// ALU
module ALU(
    clk,
    rst_n,
    valid,
    ready,
    mode,
    in_A,
    in_B,
    out
);
Size: roughly 1300 cells after synthesis, ~130 I/O pins, roughly 0.010 mm2 of cells after synthesis.
==> flow/config.mk <==
export PLATFORM = sky130hd
export DESIGN_NAME = ALU
export DESIGN_NICKNAME = ALU
export VERILOG_FILES = /design/flow/design.v
export SDC_FILE = /design/flow/constraint.sdc
export NUM_CORES = 4
export LEC_CHECK = 0
export CAP_MARGIN = 20
export CELL_PAD_IN_SITES_DETAIL_PLACEMENT = 0
export CELL_PAD_IN_SITES_GLOBAL_PLACEMENT = 0
export CORE_MARGIN = 2
export CORE_UTILIZATION = 70
export CTS_CLUSTER_DIAMETER = 36
export CTS_CLUSTER_SIZE = 32
export SETUP_SLACK_MARGIN = -0.18
export SLEW_MARGIN = 20
==> flow/constraint.sdc <==
create_clock -name core_clock -period 3.07 [get_ports {clk}]
set_input_delay 0.6140 -clock core_clock [delete_from_list [all_inputs] [get_ports {clk}]]
set_output_delay 0.6140 -clock core_clock [all_outputs]
set_load 0.01 [all_outputs]
run.sh (not shown) runs the stock make flow with config.mk's settings and CLKGATE_MAP_FILE=.
The first run failed in global routing (5_1_grt).
Next try:
- CELL_PAD_IN_SITES_DETAIL_PLACEMENT: 0 -> unset
- CELL_PAD_IN_SITES_GLOBAL_PLACEMENT: 0 -> unset
- CORE_UTILIZATION: 70 -> 22
- CTS_CLUSTER_DIAMETER: 36 -> unset
- CTS_CLUSTER_SIZE: 32 -> unset
- SETUP_SLACK_MARGIN: -0.18 -> unset
- clock period: 3.07 -> 11.9 ns (I/O delays scaled with it)
Now the flow completed with no timing, DRC or antenna violations.
Synthesized area is unchanged.
Synthesized cell count is unchanged.
Die size rises to 3.1 times its value.
Next try:
- CORE_UTILIZATION: 22 -> 40
- CTS_CLUSTER_DIAMETER: unset -> 278
- CTS_CLUSTER_SIZE: unset -> 98
- PLACE_DENSITY: unset -> 0.35
- clock period: 11.9 -> 8.0 ns (I/O delays scaled with it)
=> The changed run produced a clean layout. Wire length grows by about 1.1%. Via count grows by about 0.4%. Core utilization grows by 21 points.

---

Starting RTL as in the previous note.
clock: 4.58 ns
lec_check: 0
abc_area: 1
cap_margin: 30
cell_pad_in_sites_detail_placement: 1
cell_pad_in_sites_global_placement: 1
core_margin: 2
core_utilization: 20
cts_cluster_diameter: 55
gpl_timing_driven: 0
max_routing_layer: met4
place_density: 0.81
slew_margin: 25
tns_end_percent: 85
==> next run, changes <==
ABC_AREA = not set   (was 1)
CAP_MARGIN = 20   (was 30)
CELL_PAD_IN_SITES_DETAIL_PLACEMENT = not set   (was 1)
CELL_PAD_IN_SITES_GLOBAL_PLACEMENT = not set   (was 1)
CORE_ASPECT_RATIO = 0.5   (was not set)
CORE_UTILIZATION = 72   (was 20)
CTS_CLUSTER_DIAMETER = not set   (was 55)
GPL_TIMING_DRIVEN = not set   (was 0)
MAX_ROUTING_LAYER = not set   (was met4)
PLACE_DENSITY = not set   (was 0.81)
SLEW_MARGIN = 20   (was 25)
TNS_END_PERCENT = not set   (was 85)
clock period = 8.0 ns   (was 4.58 ns; I/O delays follow)
Utilization grows by 61 points.
Register-to-register slack improves by 2.6 ns.
Area after synthesis fell by roughly a tenth.
Final cell count drops by well over a third.
Global-route usage went up by 31 points.
Sequential share of layout area is higher by 3.9 points.

---

The RTL this note starts from:
==> flow/design.v <==
module ALU(
    clk,
    rst_n,
    valid,
    ready,
    mode,
    in_A,
    in_B,
    out
);
    input         clk, rst_n;
    input         valid;
    input  [1:0]  mode;  
    output        ready;
    input  [31:0] in_A, in_B;
    output [63:0] out;
    parameter IDLE = 3'd0;
    parameter MUL  = 3'd1;
    parameter DIV  = 3'd2;
    parameter AND = 3'd3;
    parameter OR = 3'd4;
    parameter OUT  = 3'd5;
    reg  [ 2:0] state, state_nxt;
    reg  [ 4:0] counter, counter_nxt;
    reg  [63:0] shreg, shreg_nxt;
    reg  [31:0] alu_in, alu_in_nxt;
    reg  [32:0] alu_out;
    reg         ready;
    assign out = shreg;
    always @(*) begin
        if(state==OUT) ready = 1;
        else ready = 0;
    end
    always @(*) begin
        case(state)
            IDLE: begin
                if(!valid)                state_nxt = IDLE;
                else if(valid && mode==0) state_nxt = MUL;
                else if(valid && mode==1) state_nxt = DIV;
                else if(valid && mode==2) state_nxt = AND;
                else                      state_nxt = OR;
            end
            MUL : state_nxt = (counter==31) ? OUT : MUL;
            DIV : state_nxt = (counter==31) ? OUT : DIV;
            AND : state_nxt = OUT;
            OR  : state_nxt = OUT;
            OUT : state_nxt = IDLE;
            default : state_nxt = IDLE;
        endcase
    end
    always @(*) begin
        if(state==MUL && counter<31) begin
            counter_nxt = counter + 1;
        end
        else if(state==DIV && counter<31) begin
            counter_nxt = counter + 1;
        end
        else begin
            counter_nxt = 0;
        end
    end
    always @(*) begin
        case(state)
            IDLE: begin
                if (valid) begin
                    alu_in_nxt = in_B;
                end
                else begin
                    alu_in_nxt = 0;
                end
            end
            OUT : begin
                alu_in_nxt = 0;
            end
            default: begin
                alu_in_nxt = alu_in;
            end
        endcase
    end
    always @(*) begin
        case(state)
            IDLE: alu_out = 0;
            MUL : begin
                if(shreg[0]==1)
                    alu_out = alu_in + shreg[63:32];
                else
                    alu_out = shreg[63:32];
            end
            DIV : begin
                if(shreg[62:31]>=alu_in) begin
                    alu_out = shreg[62:31] - alu_in;
                end
                else begin 
                    alu_out = shreg[62:31];
                end
            end
            AND : alu_out = shreg[31:0] & alu_in;
            OR  : alu_out = shreg[31:0] | alu_in;
            OUT : alu_out = 0;
            default : alu_out = 0;
        endcase
    end
    always @(*) begin
        case(state)
            IDLE: begin
                if (valid) begin
                    shreg_nxt[31:0] = in_A;
                    shreg_nxt[63:32] = 32'b0;
                end
                else begin
                    shreg_nxt[31:0] = 0;
                    shreg_nxt[63:32] = 32'b0;
                end
            end
            MUL : begin
                shreg_nxt = {alu_out, shreg[31:1]};
            end
            DIV : begin
                shreg_nxt = {alu_out[31:0], shreg[30:0], (shreg[62:31]>=alu_in)};
            end
            AND : shreg_nxt = {31'b0, alu_out};
            OR  : shreg_nxt = {31'b0, alu_out};
            OUT :  
            shreg_nxt = shreg;
            default :  
            shreg_nxt = shreg;
        endcase
    end
    always @(posedge clk or negedge rst_n) begin
        if (!rst_n) begin
            state <= IDLE;
            counter <= 0;
            shreg <= 0;
            alu_in <= 0;
        end
        else begin
            state <= state_nxt;
            counter <= counter_nxt;
            shreg <= shreg_nxt;
            alu_in <= alu_in_nxt;
        end
    end
endmodule
clock: 3.37 ns
lec_check: 0
cap_margin: 20
core_margin: 2
core_utilization: 67
cts_cluster_diameter: 28
cts_cluster_size: 26
setup_slack_margin: 0.48
slew_margin: 20
The starting point never finished: it broke off in global routing (5_1_grt).
==> next run, changes <==
Settings changed: CORE_UTILIZATION 67 to 57, CTS_CLUSTER_DIAMETER 28 to not set, CTS_CLUSTER_SIZE 26 to 98, SETUP_SLACK_MARGIN 0.48 to not set.
Clock period 3.37 ns to 6.13 ns, I/O delays scaled along.
- This time the run ran to the end with no violations
- die size is higher by 17%
- synthesized cell count does not change
- synthesized area does not change
==> next run, changes <==
Settings changed: CORE_UTILIZATION 57 to 67, CTS_CLUSTER_SIZE 98 to not set.
Clock period 6.13 ns to 3.37 ns, I/O delays scaled along.
After rerunning: With this change the flow produced a layout that fails on setup timing. Wire length came out higher by 8.7%. Area after synthesis does not change. Global-route usage rises by 7.9 points. Register-to-register slack loses 2100 ps. First-iteration DRC count grows by 64%.
